==> job 8695 <==
==> flow/design.v <==
module mult(y,a,b);  
	output logic [15:0] y;
	input  logic [7:0] a,b;
	logic [15:0] y_tmp;
	logic [7:0]  a_tmp;
	logic [7:0]  b_tmp;
	logic [14:0] c1;
	logic [10:0] c2;            
	logic [14:0] out1;
	logic [12:0] out2;
	logic [10:0] out3;
	logic [8:0]  out4;
	logic [14:0] m_temp0;
	logic [13:0] m_temp1;
	logic [12:0] m_temp2;
	logic [11:0] m_temp3;
	logic [10:0] m_temp4;
	logic [9:0]  m_temp5;
	logic [8:0]  m_temp6;
	logic [7:0]  m_temp7;
	always_comb
		begin
			if(a[7])
				begin
					a_tmp = ~a+1'b1;
					if(b[7])
						begin
							b_tmp = ~b+1'b1;
							y = y_tmp ;
						end
					else
						begin
							b_tmp = b;
							y = ~y_tmp+1'b1;
						end
				end
			else
				begin
					a_tmp = a;
					if(b[7])
						begin
							b_tmp = ~b+1'b1;
							y = ~y_tmp+1'b1;
						end
					else
						begin
							b_tmp = b;
							y = y_tmp;
						end
				end
		end
	always_comb
		begin
			out1 = m_temp0 + m_temp1;
			out2 = m_temp2 + m_temp3;
			out3 = m_temp4 + m_temp5;
			out4 = m_temp6 + m_temp7;
			c1   = out1    + out2;
			c2   = out3    + out4;
			y_tmp= c1      + c2;
		end
	always_comb
		begin		
			m_temp0[14:7] = b_tmp[7]?a_tmp:8'b00000000;
			m_temp0[6:0]  = 7'b0000000;
			m_temp1[13:6] = b_tmp[6]?a_tmp:8'b00000000;
			m_temp1[5:0]  = 6'b000000;
			m_temp2[12:5] = b_tmp[5]?a_tmp:8'b00000000;
			m_temp2[4:0]  = 5'b00000;
			m_temp3[11:4] = b_tmp[4]?a_tmp:8'b00000000;
			m_temp3[3:0]  = 4'b0000;
			m_temp4[10:3] = b_tmp[3]?a_tmp:8'b00000000;
			m_temp4[2:0]  = 3'b000;
			m_temp5[9:2]  = b_tmp[2]?a_tmp:8'b00000000;
			m_temp5[1:0]  = 2'b00;
			m_temp6[8:1]  = b_tmp[1]?a_tmp:8'b00000000;
			m_temp6[0]    = 1'b0;
			m_temp7       = b_tmp[0]?a_tmp:8'b00000000;
		end
endmodule
	module cnm(rep,imp,rea,ima,req,imq);  
	output logic signed[15:0] rep, imp;
	input  logic signed[7:0] rea, req, ima, imq;
	logic signed[15:0] y0,y1,y2,y3;
	mult reaXreq (.y(y0), .a(rea), .b(req));
	mult imaXimq (.y(y1), .a(ima), .b(imq));
	mult reaXimq (.y(y2), .a(rea), .b(imq));
	mult imaXreq (.y(y3), .a(ima), .b(req));
	always_comb
		begin
			rep = y0-y1;
			imp = y2+y3;
		end
endmodule
module cnm_top (
    input  logic               clk,
    input  logic               rst,
    input  logic               in_valid,
    input  logic signed [7:0]  rea,
    input  logic signed [7:0]  ima,
    input  logic signed [7:0]  req,
    input  logic signed [7:0]  imq,
    output logic               out_valid,
    output logic signed [15:0] rep,
    output logic signed [15:0] imp
);
    logic signed [7:0]  rea_r, ima_r, req_r, imq_r;
    logic               valid_r;
    logic signed [15:0] rep_c, imp_c;
    cnm cnm (.rep(rep_c), .imp(imp_c), .rea(rea_r), .ima(ima_r), .req(req_r), .imq(imq_r));
    always_ff @(posedge clk) begin
        rea_r <= rea;
        ima_r <= ima;
        req_r <= req;
        imq_r <= imq;
        rep   <= rep_c;
        imp   <= imp_c;
        if (rst) begin
            valid_r   <= 1'b0;
            out_valid <= 1'b0;
        end else begin
            valid_r   <= in_valid;
            out_valid <= valid_r;
        end
    end
endmodule
==> flow/run.sh <==
#!/bin/bash
# the make line also repeats each setting of config.mk as NAME=value (left out here)
make -C /OpenROAD-flow-scripts/flow DESIGN_CONFIG=/design/flow/config.mk WORK_HOME=/design/flow/orfs CLKGATE_MAP_FILE= finish
==> flow/config.mk <==
export PLATFORM = sky130hd
export DESIGN_NAME = cnm_top
export DESIGN_NICKNAME = cnm_top
export VERILOG_FILES = /design/flow/design.v
export SDC_FILE = /design/flow/constraint.sdc
export NUM_CORES = 4
export LEC_CHECK = 0
export CAP_MARGIN = 25
export CELL_PAD_IN_SITES_DETAIL_PLACEMENT = 1
export CORE_ASPECT_RATIO = 0.81
export CORE_MARGIN = 2
export CORE_UTILIZATION = 35
export CTS_CLUSTER_SIZE = 17
export MIN_ROUTING_LAYER = met2
export PLACE_DENSITY_LB_ADDON = 0.11
export SLEW_MARGIN = 10
==> flow/constraint.sdc <==
create_clock -name core_clock -period 7.62 [get_ports {clk}]
set_input_delay 1.5240 -clock core_clock [delete_from_list [all_inputs] [get_ports {clk}]]
set_output_delay 1.5240 -clock core_clock [all_outputs]
set_load 0.01 [all_outputs]
==> job 8576 (differences from job 8695) <==
ABC_AREA = 1   (was default)
CAP_MARGIN = 20   (was 25)
CELL_PAD_IN_SITES_DETAIL_PLACEMENT = default   (was 1)
CORE_ASPECT_RATIO = default   (was 0.81)
CORE_UTILIZATION = 66   (was 35)
CTS_CLUSTER_DIAMETER = 41   (was default)
CTS_CLUSTER_SIZE = 71   (was 17)
MIN_ROUTING_LAYER = default   (was met2)
PLACE_DENSITY_LB_ADDON = default   (was 0.11)
SLEW_MARGIN = 20   (was 10)
==> flow/constraint.sdc (replaced) <==
create_clock -name core_clock -period 6.54 [get_ports {clk}]
set_input_delay 1.3080 -clock core_clock [delete_from_list [all_inputs] [get_ports {clk}]]
set_output_delay 1.3080 -clock core_clock [all_outputs]
set_load 0.01 [all_outputs]
==> job 1492 (differences from job 8695) <==
ABC_AREA = 1   (was default)
CAP_MARGIN = 5   (was 25)
CELL_PAD_IN_SITES_GLOBAL_PLACEMENT = 3   (was default)
CORE_ASPECT_RATIO = default   (was 0.81)
CORE_MARGIN = 7   (was 2)
CORE_UTILIZATION = 36   (was 35)
GPL_ROUTABILITY_DRIVEN = 0   (was default)
GPL_TIMING_DRIVEN = 1   (was default)
MAX_ROUTING_LAYER = met5   (was default)
PLACE_DENSITY_LB_ADDON = 0.3   (was 0.11)
SLEW_MARGIN = 5   (was 10)
TNS_END_PERCENT = 35   (was default)
==> flow/constraint.sdc (replaced) <==
create_clock -name core_clock -period 5.9 [get_ports {clk}]
set_input_delay 1.1800 -clock core_clock [delete_from_list [all_inputs] [get_ports {clk}]]
set_output_delay 1.1800 -clock core_clock [all_outputs]
set_load 0.01 [all_outputs]
==> job 6974 (differences from job 8695) <==
ABC_AREA = 1   (was default)
CAP_MARGIN = 0   (was 25)
CELL_PAD_IN_SITES_DETAIL_PLACEMENT = 0   (was 1)
CORE_ASPECT_RATIO = default   (was 0.81)
CORE_UTILIZATION = 66   (was 35)
GPL_TIMING_DRIVEN = 1   (was default)
MIN_ROUTING_LAYER = default   (was met2)
PLACE_DENSITY_LB_ADDON = default   (was 0.11)
SETUP_SLACK_MARGIN = -0.06   (was default)
SLEW_MARGIN = 40   (was 10)
TNS_END_PERCENT = 20   (was default)
==> flow/constraint.sdc (replaced) <==
create_clock -name core_clock -period 1.47 [get_ports {clk}]
set_input_delay 0.2940 -clock core_clock [delete_from_list [all_inputs] [get_ports {clk}]]
set_output_delay 0.2940 -clock core_clock [all_outputs]
set_load 0.01 [all_outputs]
==> results <==
metric                                                                               job 6974      job 8576      job 8695                  job 1492
Count of cell types in the netlist                                                         42            42            57                        42
Synthesized area per cell                                                          6.39 sq um    6.39 sq um    7.71 sq um                6.39 sq um
Weighted congestion at the end of routability-driven global placement                    1.02         0.965         0.919                         -
Result of the run                                                      stopped before the end  no timing/DRC/antenna violations  no timing/DRC/antenna violations  finished with violations
Stage where the flow stopped                                                          5_1_grt             -             -                         -
Violated checks                                                                             -             -             -              setup timing
Clock network contribution to total cell area                                               -         1.85%         2.08%                     1.72%
Inverters, non-clock                                                                        -           392           170                       392
CORE AREA                                                                        0.0202 sq mm  0.0202 sq mm  0.0353 sq mm              0.0374 sq mm
Number of nets still failing antenna checks after routing                                   -             0             0                         0
Clock tree from TritonCTS                                                                   -         built         built                     built
Yosys Chip Area                                                                  0.0136 sq mm  0.0136 sq mm  0.0125 sq mm              0.0136 sq mm

* * *

==> run a <==
RTL: the design.v shown in full above, as it stands there.
export LEC_CHECK = 0
export CAP_MARGIN = 0
export CELL_PAD_IN_SITES_DETAIL_PLACEMENT = 0
export CORE_MARGIN = 2
export CORE_UTILIZATION = 65
export CTS_CLUSTER_SIZE = 73
export GPL_TIMING_DRIVEN = 1
export PLACE_DENSITY_LB_ADDON = 0.01
export SETUP_SLACK_MARGIN = 1.19
export SLEW_MARGIN = 40
export TNS_END_PERCENT = 20
create_clock -name core_clock -period 7.29 [get_ports {clk}]
run.sh (not shown) runs the stock make flow with config.mk's settings and CLKGATE_MAP_FILE=.
==> run b: changes against run a <==
- ABC_AREA: unset -> 1
- CORE_ASPECT_RATIO: unset -> 0.5
- CORE_MARGIN: 2 -> 5
- CORE_UTILIZATION: 65 -> 41
- CTS_CLUSTER_DIAMETER: unset -> 170
- CTS_CLUSTER_SIZE: 73 -> 99
- SETUP_SLACK_MARGIN: 1.19 -> unset
==> flow/constraint.sdc (replaced) <==
create_clock -name core_clock -period 4.54 [get_ports {clk}]
set_input_delay 0.9080 -clock core_clock [delete_from_list [all_inputs] [get_ports {clk}]]
set_output_delay 0.9080 -clock core_clock [all_outputs]
set_load 0.01 [all_outputs]
==> run c: changes against run a <==
- CAP_MARGIN: 0 -> 20
- CELL_PAD_IN_SITES_DETAIL_PLACEMENT: 0 -> unset
- CORE_UTILIZATION: 65 -> 68
- CTS_CLUSTER_SIZE: 73 -> 27
- GPL_TIMING_DRIVEN: 1 -> unset
- PLACE_DENSITY_LB_ADDON: 0.01 -> unset
- SETUP_SLACK_MARGIN: 1.19 -> unset
- SLEW_MARGIN: 40 -> 20
- TNS_END_PERCENT: 20 -> unset
==> flow/constraint.sdc (replaced) <==
create_clock -name core_clock -period 2.21 [get_ports {clk}]
set_input_delay 0.4420 -clock core_clock [delete_from_list [all_inputs] [get_ports {clk}]]
set_output_delay 0.4420 -clock core_clock [all_outputs]
set_load 0.01 [all_outputs]
==> run d: changes against run a <==
- CAP_MARGIN: 0 -> 20
- CELL_PAD_IN_SITES_DETAIL_PLACEMENT: 0 -> unset
- CORE_UTILIZATION: 65 -> 40
- CTS_CLUSTER_SIZE: 73 -> 20
- GPL_TIMING_DRIVEN: 1 -> unset
- PLACE_DENSITY_LB_ADDON: 0.01 -> unset
- SETUP_SLACK_MARGIN: 1.19 -> unset
- SLEW_MARGIN: 40 -> 35
- TNS_END_PERCENT: 20 -> 80
==> flow/constraint.sdc (replaced) <==
create_clock -name core_clock -period 7.0 [get_ports {clk}]
set_input_delay 1.4000 -clock core_clock [delete_from_list [all_inputs] [get_ports {clk}]]
set_output_delay 1.4000 -clock core_clock [all_outputs]
set_load 0.01 [all_outputs]
==> comparison table <==
Synth Area in Simple Gates: run d 0.189; run a 0.189; run b 0.309; run c 0.189
Number of global-route vias before repair: run d 10,654; run a 12,009; run b 13,595; run c -
Reg2Reg Capture Point: run d imp[14]; run a rep[14]; run b rep[15]; run c -
Post-route design area: run d 15,500 µm²; run a 16,400 µm²; run b 19,800 µm²; run c -
Tally of OpenROAD warnings: run d 27; run a 29; run b 29; run c -
Most frequent CP cell: run d ha_1; run a ha_4; run b nand2_1; run c -
Placed Instances: run d 2,143; run a 1,942; run b 3,020; run c 2,294
Initial antenna violation count: run d 0; run a 0; run b 0; run c -
Worst-Skew Late Latency: run d 370 ps; run a 370 ps; run b 370 ps; run c -
FF/Latch Area: run d 1340 µm²; run a 1350 µm²; run b 1330 µm²; run c -
Result of the run: run d complete, no violations; run a complete, no violations; run b failed layout checks; run c aborted with a tool error
Stage where the flow stopped: run d -; run a -; run b -; run c clock tree synthesis
Violated checks: run d -; run a -; run b negative setup slack; run c -
Clock buffer count from CTS: run d 9; run a 9; run b 9; run c -
Total gr overflow: run d 0; run a 0; run b 0; run c -
Worst Setup SP: run d ima_r[1]; run a rea_r[0]; run b rea_r[0]; run c -
Accumulated negative setup slack: run d 0 ps; run a 0 ps; run b -24,080 ps; run c -
Area Overhead vs Synth: run d 24.4%; run a 31.8%; run b 45.7%; run c -
Met3 routed WL: run d 1130 µm; run a 2460 µm; run b 1790 µm; run c -
Clock net sink count: run d 66; run a 66; run b 66; run c -
Endpoint with the worst hold slack: run d out_valid; run a out_valid; run b out_valid; run c -
Post-layout period usage of the worst path: run d 0.963; run a 0.925; run b 1.34; run c -
